==> run a: inputs <==
Design color_centroid, start of the top module:
module color_centroid
  (
    input         clk,
    input         rst,           
    input  [2:0]  rgbfilter,     
    input         new_frame_i,   
    output [14:0] orig_addr,
    input  [11:0] orig_pxl,
    output        proc_we,
    output [14:0] proc_addr,
    output [11:0] proc_pxl,
    output [7:0]  centroid,
    output        new_centroid,
    output [2:0]  proximity
  );
make LEC_CHECK=0 ABC_AREA=0 CAP_MARGIN=15 CORE_ASPECT_RATIO=1.38 CORE_MARGIN=5 CORE_UTILIZATION=54 CTS_CLUSTER_DIAMETER=100 GPL_TIMING_DRIVEN=1 MAX_ROUTING_LAYER=met5 PLACE_DENSITY_LB_ADDON=0.17 SETUP_SLACK_MARGIN=2.98 SLEW_MARGIN=10 TNS_END_PERCENT=95 finish   # period 10.0 ns
run.sh (not shown) runs the stock make flow with config.mk's settings and CLKGATE_MAP_FILE=.
==> inputs of run b, as changes to run a <==
- ABC_AREA: 0 -> default
- CAP_MARGIN: 15 -> 20
- CORE_ASPECT_RATIO: 1.38 -> default
- CORE_MARGIN: 5 -> 2
- CORE_UTILIZATION: 54 -> 70
- CTS_CLUSTER_DIAMETER: 100 -> default
- MAX_ROUTING_LAYER: met5 -> met4
- MIN_ROUTING_LAYER: default -> met1
- SETUP_SLACK_MARGIN: 2.98 -> 0.68
- SLEW_MARGIN: 10 -> 20
- TNS_END_PERCENT: 95 -> default
==> flow/constraint.sdc (replaced) <==
create_clock -name core_clock -period 8.01 [get_ports {clk}]
set_input_delay 1.6020 -clock core_clock [delete_from_list [all_inputs] [get_ports {clk}]]
set_output_delay 1.6020 -clock core_clock [all_outputs]
set_load 0.01 [all_outputs]
==> inputs of run c, as changes to run a <==
- CAP_MARGIN: 15 -> 20
- CORE_ASPECT_RATIO: 1.38 -> 1.04
- CORE_MARGIN: 5 -> 2
- CORE_UTILIZATION: 54 -> 72
- CTS_CLUSTER_DIAMETER: 100 -> default
- GPL_TIMING_DRIVEN: 1 -> default
- MAX_ROUTING_LAYER: met5 -> default
- MIN_ROUTING_LAYER: default -> met1
- PLACE_DENSITY: default -> 0.76
- PLACE_DENSITY_LB_ADDON: 0.17 -> default
- SETUP_SLACK_MARGIN: 2.98 -> 0.86
- SLEW_MARGIN: 10 -> 40
- TNS_END_PERCENT: 95 -> default
==> flow/constraint.sdc (replaced) <==
create_clock -name core_clock -period 2.95 [get_ports {clk}]
set_input_delay 0.5900 -clock core_clock [delete_from_list [all_inputs] [get_ports {clk}]]
set_output_delay 0.5900 -clock core_clock [all_outputs]
set_load 0.01 [all_outputs]
==> inputs of run d, as changes to run a <==
- CAP_MARGIN: 15 -> 0
- CORE_ASPECT_RATIO: 1.38 -> default
- CORE_MARGIN: 5 -> 2
- CORE_UTILIZATION: 54 -> 72
- GPL_TIMING_DRIVEN: 1 -> default
- HOLD_SLACK_MARGIN: default -> -0.09
- MAX_ROUTING_LAYER: met5 -> default
- PLACE_DENSITY: default -> 0.63
- PLACE_DENSITY_LB_ADDON: 0.17 -> default
- SETUP_SLACK_MARGIN: 2.98 -> -0.2
- SLEW_MARGIN: 10 -> 40
- TNS_END_PERCENT: 95 -> default
==> flow/constraint.sdc (replaced) <==
create_clock -name core_clock -period 2.97 [get_ports {clk}]
set_input_delay 0.5940 -clock core_clock [delete_from_list [all_inputs] [get_ports {clk}]]
set_output_delay 0.5940 -clock core_clock [all_outputs]
set_load 0.01 [all_outputs]
==> comparison table <==
Routed len/inst: run c -; run d 21.0 um; run b 18.8 um; run a 17.7 um
Status: run c did not finish; run d finished with violations; run b complete, no violations; run a complete, no violations
Failing step: run c clock tree synthesis (4_1_cts); run d -; run b -; run a -
Layout check failures: run c -; run d setup timing; run b -; run a -
Non-clock inverter instance count of the final layout: run c -; run d 95; run b 95; run a 95
Setup slack after placement: run c -1.09 ns; run d -0.963 ns; run b 2.90 ns; run a 4.49 ns
GPL Wtd Cong: run c 0.955; run d 0.913; run b 0.941; run a 0.892
Remaining routing DRC violations: run c -; run d 0; run b 0; run a 0
Critical path startpoint: run c -; run d color_filter.colorpxls_rght_o[11]; run b color_filter.colorpxls_rght_o[1]; run a color_filter.colorpxls_rght_o[5]
Fin. Hold Viols: run c -; run d 0; run b 0; run a 0
Finished Core Util: run c -; run d 88.6%; run b 79.2%; run a 60.9%
Clock tree from TritonCTS: run c -; run d done; run b done; run a done
Top cell class by occupied area: run c -; run d multi-input combinational cells; run b multi-input combinational cells; run a multi-input combinational cells
Final net count: run c -; run d 2586; run b 2381; run a 2377
Antenna Violating Nets Remaining: run c -; run d 0; run b 0; run a 0
Register clock-pin slew on the reported worst setup and hold paths: run c -; run d 0.06 ns; run b 0.06 ns; run a 0.06 ns
Power Dens Cells: run c -; run d 557 nW/um^2; run b 213 nW/um^2; run a 168 nW/um^2
Logic gate fraction of the total cell area: run c -; run d 42.3%; run b 44.5%; run a 44.2%
Internal power contribution: run c -; run d 10.1 mW; run b 3.57 mW; run a 2.86 mW
Slew @ Worst Pin: run c -; run d 0.786 ns; run b 1.02 ns; run a 1.18 ns
Tmin final: run c -; run d 3.88 ns; run b 5.30 ns; run a 5.18 ns
Post-route clock period utilization: run c -; run d 131%; run b 66.1%; run a 51.8%
Met2 Routed Length: run c -; run d 29.4 mm; run b 24.3 mm; run a 25.5 mm
Combinational fraction of design power: run c -; run d 19.5%; run b 16.4%; run a 16.2%
Max layer used: run c -; run d met4; run b met4; run a met4
Total net switching power: run c -; run d 4.07 mW; run b 1.42 mW; run a 1.11 mW

========
==> 11-14 <==
color_centroid again, from the RTL that the note above started with.
==> flow/design.v (excerpt) <==
module color_centroid
  (
    input         clk,
    input         rst,           
    input  [2:0]  rgbfilter,     
    input         new_frame_i,   
    output [14:0] orig_addr,
    input  [11:0] orig_pxl,
    output        proc_we,
    output [14:0] proc_addr,
    output [11:0] proc_pxl,
    output [7:0]  centroid,
    output        new_centroid,
    output [2:0]  proximity
  );
  localparam c_img_cols      = 160;
  localparam c_img_rows      = 120;
  localparam c_img_pxls      = c_img_cols * c_img_rows;
  localparam c_nb_img_cols   = 8;
  localparam c_nb_img_rows   = 7;
  localparam c_nb_img_pxls   = 15;
  localparam c_outframe_cols = 16;
  localparam c_outframe_rows = 8;
  localparam c_inframe_cols  = c_img_cols-2*c_outframe_cols;  
  localparam c_inframe_rows  = c_img_rows-2*c_outframe_rows;  
  localparam c_inframe_pxls  = c_inframe_cols * c_inframe_rows;  
  localparam c_nb_inframe_pxls = 14;
  localparam c_hist_bins     = 8;
  localparam c_nb_hist_bins  = 3;
  localparam c_nb_hist_val   = 11;
  localparam c_nb_centroid   = 8;
  localparam c_nb_prox       = 3;
  localparam c_nb_buf_red    = 4;
  localparam c_nb_buf_green  = 4;
  localparam c_nb_buf_blue   = 4;
  localparam c_nb_buf        = 12;
  wire [c_nb_hist_val-1:0] colorpxls_bin0;
  wire [c_nb_hist_val-1:0] colorpxls_bin7;
  wire [c_nb_inframe_pxls-1:0] colorpxls;
  wire [c_nb_inframe_pxls-2:0] colorpxls_left;
  wire [c_nb_inframe_pxls-2:0] colorpxls_rght;
  wire [c_nb_inframe_pxls-2:0] colorpxls_bin012;
  ...
clock: 3.31 ns
lec_check: 0
cap_margin: 5
cell_pad_in_sites_global_placement: 2
core_margin: 10
core_utilization: 35
gpl_routability_driven: 0
gpl_timing_driven: 0
max_routing_layer: met4
place_density_lb_addon: 0.03
slew_margin: 20
tns_end_percent: 35
==> inputs of 09-17, as changes to 11-14 <==
Settings changed: CAP_MARGIN 5 to 20, CELL_PAD_IN_SITES_GLOBAL_PLACEMENT 2 to not set, CORE_MARGIN 10 to 2, CORE_UTILIZATION 35 to 40, GPL_ROUTABILITY_DRIVEN 0 to not set, GPL_TIMING_DRIVEN 0 to not set, MAX_ROUTING_LAYER met4 to not set, PLACE_DENSITY_LB_ADDON 0.03 to not set, TNS_END_PERCENT 35 to not set.
==> flow/constraint.sdc (replaced) <==
create_clock -name core_clock -period 5.31 [get_ports {clk}]
set_input_delay 1.0620 -clock core_clock [delete_from_list [all_inputs] [get_ports {clk}]]
set_output_delay 1.0620 -clock core_clock [all_outputs]
set_load 0.01 [all_outputs]
==> inputs of 01-24, as changes to 11-14 <==
Settings changed: ABC_AREA set to 1, CAP_MARGIN 5 to 20, CELL_PAD_IN_SITES_GLOBAL_PLACEMENT 2 to not set, CORE_MARGIN 10 to 2, CORE_UTILIZATION 35 to 70, CTS_CLUSTER_DIAMETER set to 232, GPL_ROUTABILITY_DRIVEN 0 to not set, GPL_TIMING_DRIVEN 0 to not set, MAX_ROUTING_LAYER met4 to not set, PLACE_DENSITY_LB_ADDON 0.03 to not set, TNS_END_PERCENT 35 to not set.
==> flow/constraint.sdc (replaced) <==
create_clock -name core_clock -period 5.17 [get_ports {clk}]
set_input_delay 1.0340 -clock core_clock [delete_from_list [all_inputs] [get_ports {clk}]]
set_output_delay 1.0340 -clock core_clock [all_outputs]
set_load 0.01 [all_outputs]
==> comparison table <==
metric	11-14	09-17	01-24
Run status	complete, but fails checks	finished clean	finished clean
Reasons for failing layout checks	negative setup slack	-	-
Post-synth top area share	46.9%	46.9%	45.0%
Combinational power	2300 uW	1230 uW	284 uW
Stages on the worst setup path	19	20	23
Number of CTS-inserted buffers	49	46	42
Proportion of synthesized area in mux cells	4.85%	4.85%	0.0914%
Net count after synthesis	2328	2328	2923
Post-synthesis share of cell area spent on and-or and or-and gates	12.8%	12.8%	11.8%
Floorplan die area	70200 um^2	54400 um^2	32700 um^2
Number of cells in the yosys synthesis report	2155	2155	2750
Largest net degree at the start of global routing	33	105	185
Post-synthesis adder-cell area fraction	9.52%	9.52%	9.13%
Fraction of power spent switching nets	30.0%	28.5%	22.4%
CP bufs+invs	3	1	2
Number of vias per cell after detailed routing	5.14	5.34	5.93
Final #Nets	2506	2389	2983
Worst path setup slack after routing	-0.836 ns	0.670 ns	1.37 ns
Area Growth Syn to Fin	21.3%	14.3%	11.4%
WP data required	3.76 ns	5.75 ns	5.60 ns
Slew at the pin closest to its max-slew limit	1.08 ns	1.02 ns	1.07 ns
Instance area at placement	23000 um^2	22400 um^2	23000 um^2
Non-clock buffers, area share	7.05%	3.84%	3.77%
Area share of xor/xnor cells in the synthesized design	4.57%	4.57%	1.80%
Clock Power Share	41.3%	42.1%	47.0%

========
==> job 3670 <==
Starting RTL as in the previous note.
Settings: LEC_CHECK=0, CAP_MARGIN=20, CORE_MARGIN=2, CORE_UTILIZATION=72, CTS_CLUSTER_DIAMETER=358, CTS_CLUSTER_SIZE=83, SETUP_SLACK_MARGIN=0.82, SLEW_MARGIN=20; clock period 2.79 ns.
==> job 7716: changes against job 3670 <==
CORE_UTILIZATION = 70   (was 72)
CTS_CLUSTER_DIAMETER = 31   (was 358)
CTS_CLUSTER_SIZE = not set   (was 83)
SETUP_SLACK_MARGIN = 1.65   (was 0.82)
==> flow/constraint.sdc (replaced) <==
create_clock -name core_clock -period 6.18 [get_ports {clk}]
set_input_delay 1.2360 -clock core_clock [delete_from_list [all_inputs] [get_ports {clk}]]
set_output_delay 1.2360 -clock core_clock [all_outputs]
set_load 0.01 [all_outputs]
==> job 4375: changes against job 3670 <==
CORE_UTILIZATION = 57   (was 72)
CTS_CLUSTER_DIAMETER = not set   (was 358)
CTS_CLUSTER_SIZE = not set   (was 83)
SETUP_SLACK_MARGIN = not set   (was 0.82)
==> flow/constraint.sdc (replaced) <==
create_clock -name core_clock -period 2.95 [get_ports {clk}]
set_input_delay 0.5900 -clock core_clock [delete_from_list [all_inputs] [get_ports {clk}]]
set_output_delay 0.5900 -clock core_clock [all_outputs]
set_load 0.01 [all_outputs]
==> qor summary <==
|  | job 7716 | job 4375 | job 3670 |
|---|---|---|---|
| Outcome | timing/DRC/antenna clean | failed layout checks | stopped before the end |
| Stage where the flow stopped | - | - | 5_1_grt |
| Violated checks | - | negative setup slack | - |
| Uppermost routed layer | met4 | met4 | - |
| Placed Cells | 2,554 | 2,832 | 2,726 |
| Multi-input gates | 1,586 | 1,586 | - |
| Total routed wire length on the met1 layer | 21,400 um | 23,600 um | - |
| Met2 layer wire length in the routed design | 26,400 um | 25,200 um | - |
| Clock buffer count from CTS | 78 | 43 | 8 |
| Clock tree from TritonCTS | built | built | - |
| Fillcell total | 1,636 | 2,821 | - |
| Net switching power figure | 2.30 mW | 4.05 mW | - |
| Worst Setup Path Type | reg2reg | reg2reg | - |
| Antenna diode instance count | 0 | 0 | - |
| Final routed DRC violation total | 0 | 0 | - |
| Cells resized by post-CTS repair | 2 | 39 | 421 |
| Setup slack, reg-to-reg | 1910 ps | -810 ps | - |
| Sum of negative setup slack | 0 ps | -6230 ps | - |
| Net total in the final layout | 2,421 | 2,593 | - |
| Total cell area at the placement stage | 0.0220 sq mm | 0.0237 sq mm | 0.0237 sq mm |

========
==> build 38: inputs <==
color_centroid again, from the RTL that the note above started with.
export LEC_CHECK = 0
export ABC_AREA = 1
export CAP_MARGIN = 20
export CORE_MARGIN = 2
export CORE_UTILIZATION = 72
export CTS_CLUSTER_DIAMETER = 358
export CTS_CLUSTER_SIZE = 83
export PLACE_DENSITY_LB_ADDON = 0.0
export SETUP_SLACK_MARGIN = 0.82
export SLEW_MARGIN = 20
create_clock -name core_clock -period 2.79 [get_ports {clk}]
==> build 49 (differences from build 38) <==
ABC_AREA = default   (was 1)
CORE_UTILIZATION = 54   (was 72)
CTS_CLUSTER_DIAMETER = default   (was 358)
CTS_CLUSTER_SIZE = default   (was 83)
PLACE_DENSITY_LB_ADDON = default   (was 0.0)
SETUP_SLACK_MARGIN = default   (was 0.82)
SLEW_MARGIN = 35   (was 20)
==> flow/constraint.sdc (replaced) <==
create_clock -name core_clock -period 10.0 [get_ports {clk}]
set_input_delay 2.0000 -clock core_clock [delete_from_list [all_inputs] [get_ports {clk}]]
set_output_delay 2.0000 -clock core_clock [all_outputs]
set_load 0.01 [all_outputs]
==> comparison <==
Against build 38, the die size of build 49 is higher by about 27%.
Against build 49, the area after synthesis of build 38 is larger by 4.2%.
Against build 49, the synthesized cell count of build 38 is larger by about 28%.
Build 38 failed in global routing with DPL-0038. Build 49 ran to the end with no violations.

========
==> build 13: inputs <==
Starting RTL as in the previous note.
==> flow/config.mk <==
export PLATFORM = sky130hd
export DESIGN_NAME = color_centroid
export DESIGN_NICKNAME = color_centroid
export VERILOG_FILES = /design/flow/design.v
export SDC_FILE = /design/flow/constraint.sdc
export NUM_CORES = 4
export LEC_CHECK = 0
export CAP_MARGIN = 10
export CORE_MARGIN = 2
export CORE_UTILIZATION = 54
export CTS_CLUSTER_DIAMETER = 100
export SLEW_MARGIN = 25
==> flow/constraint.sdc <==
create_clock -name core_clock -period 10.0 [get_ports {clk}]
set_input_delay 2.0000 -clock core_clock [delete_from_list [all_inputs] [get_ports {clk}]]
set_output_delay 2.0000 -clock core_clock [all_outputs]
set_load 0.01 [all_outputs]
==> build 17: changes against build 13 <==
==> flow/config.mk (replaced) <==
export PLATFORM = sky130hd
export DESIGN_NAME = color_centroid
export DESIGN_NICKNAME = color_centroid
export VERILOG_FILES = /design/flow/design.v
export SDC_FILE = /design/flow/constraint.sdc
export NUM_CORES = 4
export LEC_CHECK = 0
export CAP_MARGIN = 20
export CORE_MARGIN = 2
export CORE_UTILIZATION = 40
export SLEW_MARGIN = 20
==> trial 74: changes against build 13 <==
==> flow/config.mk (replaced) <==
export PLATFORM = sky130hd
export DESIGN_NAME = color_centroid
export DESIGN_NICKNAME = color_centroid
export VERILOG_FILES = /design/flow/design.v
export SDC_FILE = /design/flow/constraint.sdc
export NUM_CORES = 4
export LEC_CHECK = 0
export CAP_MARGIN = 20
export CORE_MARGIN = 2
export CORE_UTILIZATION = 53
export SLEW_MARGIN = 20
==> flow/constraint.sdc (replaced) <==
create_clock -name core_clock -period 5.31 [get_ports {clk}]
set_input_delay 1.0620 -clock core_clock [delete_from_list [all_inputs] [get_ports {clk}]]
set_output_delay 1.0620 -clock core_clock [all_outputs]
set_load 0.01 [all_outputs]
==> comparison <==
Build 17 produced a clean layout. Trial 74 completed with no timing, DRC or antenna violations. Build 13 ran to the end with no violations.
In build 17 the core utilization is lower than in build 13, by 15 points.
Synthesized area is the same in build 17 and build 13.
In count of clock-buffer cells in the layout, build 17 and trial 74 do not differ.
Routed wire length, lowest first: trial 74, build 13, build 17.
Register-to-register slack: trial 74 < build 17 < build 13.
Die area, highest first: build 17, trial 74, build 13.
Power figures rest on the tool's default switching activity, not on a simulated workload.
